==> trial 97: inputs <==
==> flow/design.v <==
`timescale 1ns / 1ps
module complex_multiplier#(parameter INPUT_DATA_WIDTH = 16)
    (
        input  wire                                    i_clk,
        input  wire                                    i_rst,
        input  wire signed [INPUT_DATA_WIDTH-1:0]      i_real_h,
        input  wire signed [INPUT_DATA_WIDTH-1:0]      i_imag_h,
        input  wire signed [INPUT_DATA_WIDTH-1:0]      i_real_y,
        input  wire signed [INPUT_DATA_WIDTH-1:0]      i_imag_y,
        output reg  signed [INPUT_DATA_WIDTH*2:0]      o_real,
        output reg  signed [INPUT_DATA_WIDTH*2:0]      o_imag
    );
    reg signed [INPUT_DATA_WIDTH*2-1:0] ac;
    reg signed [INPUT_DATA_WIDTH*2-1:0] ad;
    reg signed [INPUT_DATA_WIDTH*2-1:0] cb;
    reg signed [INPUT_DATA_WIDTH*2-1:0] bd;
    always@(posedge i_clk) begin
        if(i_rst)begin
            o_real <= 0;
            o_imag <= 0;
            ac     <= 0;
            ad     <= 0;
            cb     <= 0;
            bd     <= 0;
        end         
        else begin
            ac <= i_real_h * i_real_y;
            ad <= i_real_h * i_imag_y;
            cb <= i_real_y * i_imag_h;
            bd <= i_imag_h * i_imag_y;
            o_real <= ac - bd;
            o_imag <= ad + cb;
        end
    end
endmodule
==> flow/run.sh <==
#!/bin/bash
# the make line also repeats each setting of config.mk as NAME=value (left out here)
make -C /OpenROAD-flow-scripts/flow DESIGN_CONFIG=/design/flow/config.mk WORK_HOME=/design/flow/orfs CLKGATE_MAP_FILE= finish
==> flow/config.mk <==
export PLATFORM = sky130hd
export DESIGN_NAME = complex_multiplier
export DESIGN_NICKNAME = complex_multiplier
export VERILOG_FILES = /design/flow/design.v
export SDC_FILE = /design/flow/constraint.sdc
export NUM_CORES = 4
export LEC_CHECK = 0
export ABC_AREA = 1
export CAP_MARGIN = 5
export CELL_PAD_IN_SITES_GLOBAL_PLACEMENT = 0
export CORE_ASPECT_RATIO = 0.92
export CORE_MARGIN = 2
export CORE_UTILIZATION = 72
export CTS_CLUSTER_DIAMETER = 93
export CTS_CLUSTER_SIZE = 39
export PLACE_DENSITY = 0.64
export SETUP_SLACK_MARGIN = -0.33
export SLEW_MARGIN = 5
==> flow/constraint.sdc <==
create_clock -name core_clock -period 3.61 [get_ports {i_clk}]
set_input_delay 0.7220 -clock core_clock [delete_from_list [all_inputs] [get_ports {i_clk}]]
set_output_delay 0.7220 -clock core_clock [all_outputs]
set_load 0.01 [all_outputs]
==> inputs of build 76, as changes to trial 97 <==
Settings changed: ABC_AREA 1 to default, CAP_MARGIN 5 to 20, CORE_ASPECT_RATIO 0.92 to default, CTS_CLUSTER_DIAMETER 93 to default, CTS_CLUSTER_SIZE 39 to 54, PLACE_DENSITY 0.64 to 0.7, SETUP_SLACK_MARGIN -0.33 to default, SLEW_MARGIN 5 to 15.
==> flow/constraint.sdc (replaced) <==
create_clock -name core_clock -period 6.88 [get_ports {i_clk}]
set_input_delay 1.3760 -clock core_clock [delete_from_list [all_inputs] [get_ports {i_clk}]]
set_output_delay 1.3760 -clock core_clock [all_outputs]
set_load 0.01 [all_outputs]
==> results_slide.txt <==
Implementation Results

GRT
  – Met1 demand-to-capacity share in global routing: 0.883
  – GRT Util Overall: 0.999
  – Gr ovfl total: 5,834

Synthesis
  – Simple share: 0.217
  – Fraction of synthesized area in multiplexers: 0
  – Post-Synth XOR/XNOR Area: 0.00151
  – Synthesized chip area reported by yosys: around 52,000 sq um

Placement
  – Final GP Congestion: between 1 and 1.5
  – Placement Setup Slack: -2.99 ns

Run status
  – Log Error: [ERROR GRT-0116] Global routing finished with congestion. Check the congestion regions in the DRC Viewer.
  – Outcome: stopped before the end
  – Stage at which the run stopped: global routing (5_1_grt)

Floorplan
  – Die ar.: approximately 75,000 sq um
  – Starting density of the core: 0.730
-- figures above: trial 97

==> results_slide.txt <==
Synthesis and Place & Route Summary

Run status
  – Checks failing in the layout checks: negative setup slack
  – Outcome: finished with violations

Synthesis
  – Simple share: 0.160
  – Post-Synth XOR/XNOR Area: 0.0297

Placement
  – Placement Setup Slack: -1.20 ns

Timing
  – Setup violators final: around 60
  – Final Worst Setup Slack: -1.24 ns

Floorplan
  – Starting density of the core: 0.730
  – Die ar.: 67,600 sq um

GRT
  – Gr ovfl total: 0
-- figures above: build 76



==> branch quartz <==
Starts from the design.v that is shown in full above.
Settings: LEC_CHECK=0, CAP_MARGIN=20, CORE_MARGIN=2, CORE_UTILIZATION=65, MAX_ROUTING_LAYER=met4, SLEW_MARGIN=20; clock period 6.89 ns.
run.sh (not shown) runs the stock make flow with config.mk's settings and CLKGATE_MAP_FILE=.
==> branch umber (differences from branch quartz) <==
- CAP_MARGIN: 20 -> 40
- CORE_UTILIZATION: 65 -> 72
- PLACE_DENSITY: unset -> 0.7
==> flow/constraint.sdc (replaced) <==
create_clock -name core_clock -period 6.88 [get_ports {i_clk}]
set_input_delay 1.3760 -clock core_clock [delete_from_list [all_inputs] [get_ports {i_clk}]]
set_output_delay 1.3760 -clock core_clock [all_outputs]
set_load 0.01 [all_outputs]
==> branch indigo (differences from branch quartz) <==
- CAP_MARGIN: 20 -> 40
- CORE_UTILIZATION: 65 -> 72
- PLACE_DENSITY_LB_ADDON: unset -> 0.01
- SETUP_SLACK_MARGIN: unset -> 1.74
==> flow/constraint.sdc (replaced) <==
create_clock -name core_clock -period 6.88 [get_ports {i_clk}]
set_input_delay 1.3760 -clock core_clock [delete_from_list [all_inputs] [get_ports {i_clk}]]
set_output_delay 1.3760 -clock core_clock [all_outputs]
set_load 0.01 [all_outputs]
==> comparison table <==
	branch quartz	branch umber	branch indigo
Data arrival at the endpoint of the critical path	7340 ps	7530 ps	-
Critical path required time	7290 ps	7280 ps	-
Most area-hungry cell class in the final design	combinational gates	combinational gates	-
Number of buffers inserted by post-CTS setup repair	107	128	198
Cell Count, Final, Fillers Out	6900	6840	-
Data buffer area share	0.1609	0.1630	-
Area growth from synthesis to layout	25.00%	25.40%	-
Clock insertion delay at the later pin of the skew report	510 ps	540 ps	-
Number of placed instances, taps included	6661	6552	6532
Biggest fanout along the worst timing path	6	9	-
Worst-case register-to-register setup slack	2900 ps	2790 ps	-
Avg WL per Cell	20.64 microns	25.63 microns	-
Worst hold path endpoint	o_real[0]	o_real[0]	-
Setup skew after layout	20.81 ps	28.11 ps	-
Post-route standard cell area excluding fillers	0.05895 sq mm	0.05914 sq mm	-
Die boundary height	273.4 microns	259.9 microns	259.9 microns
Endpoints failing hold	0	0	-
End of the critical path	cb[30]	cb[16]	-
Utilization after layout	0.8232	0.9157	-
Number of nets in the layout	7438	7445	-
Type of the tightest min-delay check	reg -> reg	reg -> reg	-
Run status	complete, but fails checks	complete, but fails checks	did not finish
Failing step	-	-	global routing (5_1_grt)
Layout check failures	setup timing	setup timing	-
Quantity of gates resized following cts	305	345	691


==> 08-02 <==
RTL: the design.v shown in full above, as it stands there.
Settings: LEC_CHECK=0, ABC_AREA=1, CAP_MARGIN=20, CORE_MARGIN=2, CORE_UTILIZATION=72, CTS_CLUSTER_DIAMETER=229, CTS_CLUSTER_SIZE=98, PLACE_DENSITY=0.38, SETUP_SLACK_MARGIN=-0.24, SLEW_MARGIN=20, TNS_END_PERCENT=10; clock period 4.62 ns.
==> 12-01 (differences from 08-02) <==
==> flow/config.mk (replaced) <==
export PLATFORM = sky130hd
export DESIGN_NAME = complex_multiplier
export DESIGN_NICKNAME = complex_multiplier
export VERILOG_FILES = /design/flow/design.v
export SDC_FILE = /design/flow/constraint.sdc
export NUM_CORES = 4
export LEC_CHECK = 0
export CAP_MARGIN = 20
export CORE_MARGIN = 2
export CORE_UTILIZATION = 40
export MAX_ROUTING_LAYER = met4
export PLACE_DENSITY_LB_ADDON = 0.12
export SLEW_MARGIN = 20
==> flow/constraint.sdc (replaced) <==
create_clock -name core_clock -period 10.0 [get_ports {i_clk}]
set_input_delay 2.0000 -clock core_clock [delete_from_list [all_inputs] [get_ports {i_clk}]]
set_output_delay 2.0000 -clock core_clock [all_outputs]
set_load 0.01 [all_outputs]
==> 01-03 (differences from 08-02) <==
==> flow/config.mk (replaced) <==
export PLATFORM = sky130hd
export DESIGN_NAME = complex_multiplier
export DESIGN_NICKNAME = complex_multiplier
export VERILOG_FILES = /design/flow/design.v
export SDC_FILE = /design/flow/constraint.sdc
export NUM_CORES = 4
export LEC_CHECK = 0
export ABC_AREA = 1
export CAP_MARGIN = 20
export CORE_MARGIN = 2
export CORE_UTILIZATION = 70
export CTS_CLUSTER_DIAMETER = 377
export CTS_CLUSTER_SIZE = 42
export HOLD_SLACK_MARGIN = 0.28
export SLEW_MARGIN = 20
==> flow/constraint.sdc (replaced) <==
create_clock -name core_clock -period 5.13 [get_ports {i_clk}]
set_input_delay 1.0260 -clock core_clock [delete_from_list [all_inputs] [get_ports {i_clk}]]
set_output_delay 1.0260 -clock core_clock [all_outputs]
set_load 0.01 [all_outputs]
==> comparison table <==
	12-01	01-03	08-02
Die width	347 um	277 um	274 um
Total standard cell area after synthesis	47,200 um^2	52,400 um^2	52,400 um^2
Simple logic cell fraction of the synthesized area	16.0%	21.7%	21.7%
Number of setup buffers added after CTS	0	296	136
Minimum setup slack after placement	0.614 ns	-1.82 ns	-2.18 ns
Std-Cell Core Area	117,000 um^2	74,200 um^2	71,700 um^2
Cell count after synthesis	5,189	7,276	7,276
Mapped Nets	6,697	8,784	8,784
Total instance count after detailed placement	6,751	8,837	8,811
Area figure in the yosys stat output	47,200 um^2	52,400 um^2	52,400 um^2
Distinct cells, synth	73	36	36
DIE AREA	121,000 um^2	77,000 um^2	74,900 um^2
Average footprint of a synthesized cell	9.09 um^2	7.20 um^2	7.20 um^2
Std-Cell Rows	125	100	98
Synthesized-area fraction occupied by ao, oa, aoi and oai cells	6.34%	4.24%	4.24%
Status	complete, no violations	stopped before the end	stopped before the end
Last stage reached	-	global routing (5_1_grt)	global routing (5_1_grt)
Xor+xnor area frac	2.97%	0.151%	0.151%
Routability Congestion	0.883	1.02	1.03
Post-synth mux share	0.162%	0%	0%


==> inputs of v32 <==
RTL: the design.v shown in full above, as it stands there.
==> flow/config.mk <==
export PLATFORM = sky130hd
export DESIGN_NAME = complex_multiplier
export DESIGN_NICKNAME = complex_multiplier
export VERILOG_FILES = /design/flow/design.v
export SDC_FILE = /design/flow/constraint.sdc
export NUM_CORES = 4
export LEC_CHECK = 0
export CAP_MARGIN = 20
export CELL_PAD_IN_SITES_GLOBAL_PLACEMENT = 1
export CORE_ASPECT_RATIO = 1.51
export CORE_MARGIN = 4
export CORE_UTILIZATION = 62
export CTS_CLUSTER_DIAMETER = 330
export CTS_CLUSTER_SIZE = 54
export GPL_TIMING_DRIVEN = 0
export PLACE_DENSITY_LB_ADDON = 0.26
export SETUP_SLACK_MARGIN = -0.57
export SLEW_MARGIN = 5
export TNS_END_PERCENT = 15
==> flow/constraint.sdc <==
create_clock -name core_clock -period 5.8 [get_ports {i_clk}]
set_input_delay 1.1600 -clock core_clock [delete_from_list [all_inputs] [get_ports {i_clk}]]
set_output_delay 1.1600 -clock core_clock [all_outputs]
set_load 0.01 [all_outputs]
==> inputs of v13, as changes to v32 <==
CORE_UTILIZATION = 51   (was 62)
SLEW_MARGIN = 40   (was 5)
==> inputs of v30, as changes to v32 <==
CELL_PAD_IN_SITES_GLOBAL_PLACEMENT = default   (was 1)
CORE_ASPECT_RATIO = default   (was 1.51)
CORE_MARGIN = 2   (was 4)
CORE_UTILIZATION = 72   (was 62)
CTS_CLUSTER_DIAMETER = default   (was 330)
CTS_CLUSTER_SIZE = default   (was 54)
GPL_TIMING_DRIVEN = default   (was 0)
MAX_ROUTING_LAYER = met4   (was default)
PLACE_DENSITY = 0.95   (was default)
PLACE_DENSITY_LB_ADDON = default   (was 0.26)
SETUP_SLACK_MARGIN = default   (was -0.57)
SLEW_MARGIN = 20   (was 5)
TNS_END_PERCENT = 5   (was 15)
==> flow/constraint.sdc (replaced) <==
create_clock -name core_clock -period 6.89 [get_ports {i_clk}]
set_input_delay 1.3780 -clock core_clock [delete_from_list [all_inputs] [get_ports {i_clk}]]
set_output_delay 1.3780 -clock core_clock [all_outputs]
set_load 0.01 [all_outputs]
==> results <==
- v32 produced a layout that fails on setup timing. v30 aborted during 5_1_grt. v13 finished with setup timing left.
- Between v32 and v13, the lower setup slack is in v13 (gap 76 ps).
- In v13 the core utilization is lower than in v32, by 13 points.


==> inputs of run K <==
RTL: the design.v shown in full above, as it stands there.
make LEC_CHECK=0 CAP_MARGIN=40 CORE_MARGIN=2 CORE_UTILIZATION=72 MAX_ROUTING_LAYER=met4 PLACE_DENSITY_LB_ADDON=0.01 SETUP_SLACK_MARGIN=1.81 SLEW_MARGIN=20 finish   # period 6.88 ns
==> run H: changes against run K <==
- CAP_MARGIN: 40 -> 20
- CTS_CLUSTER_DIAMETER: default -> 363
- CTS_CLUSTER_SIZE: default -> 97
- MAX_ROUTING_LAYER: met4 -> default
- PLACE_DENSITY: default -> 0.38
- PLACE_DENSITY_LB_ADDON: 0.01 -> default
- SETUP_SLACK_MARGIN: 1.81 -> default
- TNS_END_PERCENT: default -> 10
==> flow/constraint.sdc (replaced) <==
create_clock -name core_clock -period 5.0 [get_ports {i_clk}]
set_input_delay 1.0000 -clock core_clock [delete_from_list [all_inputs] [get_ports {i_clk}]]
set_output_delay 1.0000 -clock core_clock [all_outputs]
set_load 0.01 [all_outputs]
==> run P: changes against run K <==
- ABC_AREA: default -> 1
- CAP_MARGIN: 40 -> 5
- CTS_CLUSTER_DIAMETER: default -> 270
- CTS_CLUSTER_SIZE: default -> 42
- HOLD_SLACK_MARGIN: default -> 0.28
- PLACE_DENSITY_LB_ADDON: 0.01 -> default
- SETUP_SLACK_MARGIN: 1.81 -> 0.76
==> flow/constraint.sdc (replaced) <==
create_clock -name core_clock -period 5.0 [get_ports {i_clk}]
set_input_delay 1.0000 -clock core_clock [delete_from_list [all_inputs] [get_ports {i_clk}]]
set_output_delay 1.0000 -clock core_clock [all_outputs]
set_load 0.01 [all_outputs]
==> run_results.csv <==
group,metric,value,unit
floorplanning,die_area,0.06756,sq mm
run_status,firstError,"[ERROR GRT-0232] Routing congestion too high. Check the congestion heatmap in the GUI.",
clock_network,cts_buffers,17,
floorplanning,die_w,259.9,um
clock_network,cts.sinks,194,
grt,overflow,1009,
clock_network,cts_buffer_depth,2,
run_status,flow.stopped_at,"global routing (5_1_grt)",
run_status,status,"did not finish",
logic_synthesis,ys_area,0.04716,sq mm
grt,use_met2,1.014,
logic_synthesis,netlist_top_cells_area,"fa_1 45%, ha_1 10%, inv_1 9.6%",
# the run above: run K

==> run_results.csv <==
group,metric,value,unit
run_status,status,"finished with violations",
run_status,failed_checks,"setup timing",
logic_synthesis,netlist_top_cells_area,"fa_1 45%, ha_1 10%, inv_1 9.6%",
clock_network,cts_buffer_depth,2,
timing,finalSetupViolCount,90,
timing,setup_ws,-1.838,ns
clock_network,cts.sinks,194,
floorplanning,die_area,0.06756,sq mm
# the run above: run H

==> run_results.csv <==
group,metric,value,unit
run_status,status,"did not finish",
run_status,flow.stopped_at,"clock tree synthesis (4_1_cts)",
run_status,firstError,"[ERROR DPL-0033] detailed placement checks failed during check placement.",
floorplanning,die_area,0.07488,sq mm
placed_design,postPlaceCellArea,0.06247,sq mm
logic_synthesis,yosysWarnings,1,
floorplanning,ios,132,
floorplanning,die_w,273.7,um
logic_synthesis,netlist_top_cells_area,"fa_1 40%, inv_1 15%, nand2_1 15%",
# the run above: run P



==> run Z <==
Starts from the design.v that is shown in full above.
Settings: LEC_CHECK=0, ABC_AREA=1, CAP_MARGIN=20, CORE_MARGIN=2, CORE_UTILIZATION=72, SLEW_MARGIN=20; clock period 10.9 ns.
==> run R: changes against run Z <==
--- a/flow/config.mk
+++ b/flow/config.mk
@@ -9,4 +9,5 @@
 export CAP_MARGIN = 20
 export CORE_MARGIN = 2
-export CORE_UTILIZATION = 72
+export CORE_UTILIZATION = 57
+export CTS_CLUSTER_DIAMETER = 377
 export SLEW_MARGIN = 20
==> flow/constraint.sdc (replaced) <==
create_clock -name core_clock -period 5.13 [get_ports {i_clk}]
set_input_delay 1.0260 -clock core_clock [delete_from_list [all_inputs] [get_ports {i_clk}]]
set_output_delay 1.0260 -clock core_clock [all_outputs]
set_load 0.01 [all_outputs]
==> run A: changes against run Z <==
--- a/flow/config.mk
+++ b/flow/config.mk
@@ -10,3 +10,7 @@
 export CORE_MARGIN = 2
 export CORE_UTILIZATION = 72
+export CTS_CLUSTER_DIAMETER = 248
+export CTS_CLUSTER_SIZE = 96
+export PLACE_DENSITY = 0.42
 export SLEW_MARGIN = 20
+export TNS_END_PERCENT = 15
==> flow/constraint.sdc (replaced) <==
create_clock -name core_clock -period 5.51 [get_ports {i_clk}]
set_input_delay 1.1020 -clock core_clock [delete_from_list [all_inputs] [get_ports {i_clk}]]
set_output_delay 1.1020 -clock core_clock [all_outputs]
set_load 0.01 [all_outputs]
==> comparison table <==
Path class of the lowest-slack min-delay path: run Z register to register; run R register to register; run A -
Run status: run Z timing/DRC/antenna clean; run R finished with violations; run A aborted with a tool error
Last stage reached: run Z -; run R -; run A 5_1_grt
Reasons for failing layout checks: run Z -; run R setup timing; run A -
Routed met1 length: run Z 57000 µm; run R 71700 µm; run A -
Final sequential cell count: run Z 194; run R 194; run A -
Total number of multi-input combinational cells: run Z 4716; run R 4716; run A -
Destination of the worst hold path: run Z o_real[0]; run R o_real[0]; run A -
Actual transition at the worst max-transition pin: run Z 1.15 ns; run R 0.890 ns; run A -
Logic area: run Z 39600 µm²; run R 45500 µm²; run A -
OpenROAD warnings: run Z 28; run R 31; run A -
Met3 Wirelength: run Z 18300 µm; run R 21500 µm; run A -
Launch point of the worst path: run Z i_real_h[15]; run R i_imag_y[6]; run A -
Placement Cell Area: run Z 54400 µm²; run R 62500 µm²; run A 60100 µm²
Maximum fanout along the worst path: run Z 22; run R 5; run A -
Endpoint of the worst setup timing path: run Z ac[30]; run R ad[28]; run A -
Final cell area excluding filler cells: run Z 55000 µm²; run R 72800 µm²; run A -
Number of fill cells in the layout: run Z 5393; run R 5974; run A -
WP data required: run Z 11.33 ns; run R 5.52 ns; run A -
Instance count after placement with tap cells included: run Z 8205; run R 9059; run A 8777
Number of vias in the routed layout: run Z 45700; run R 50900; run A -
Pre-CTS setup slack: run Z 2.07 ns; run R -1.65 ns; run A -1.45 ns
Top Metal Used: run Z met5; run R met5; run A -
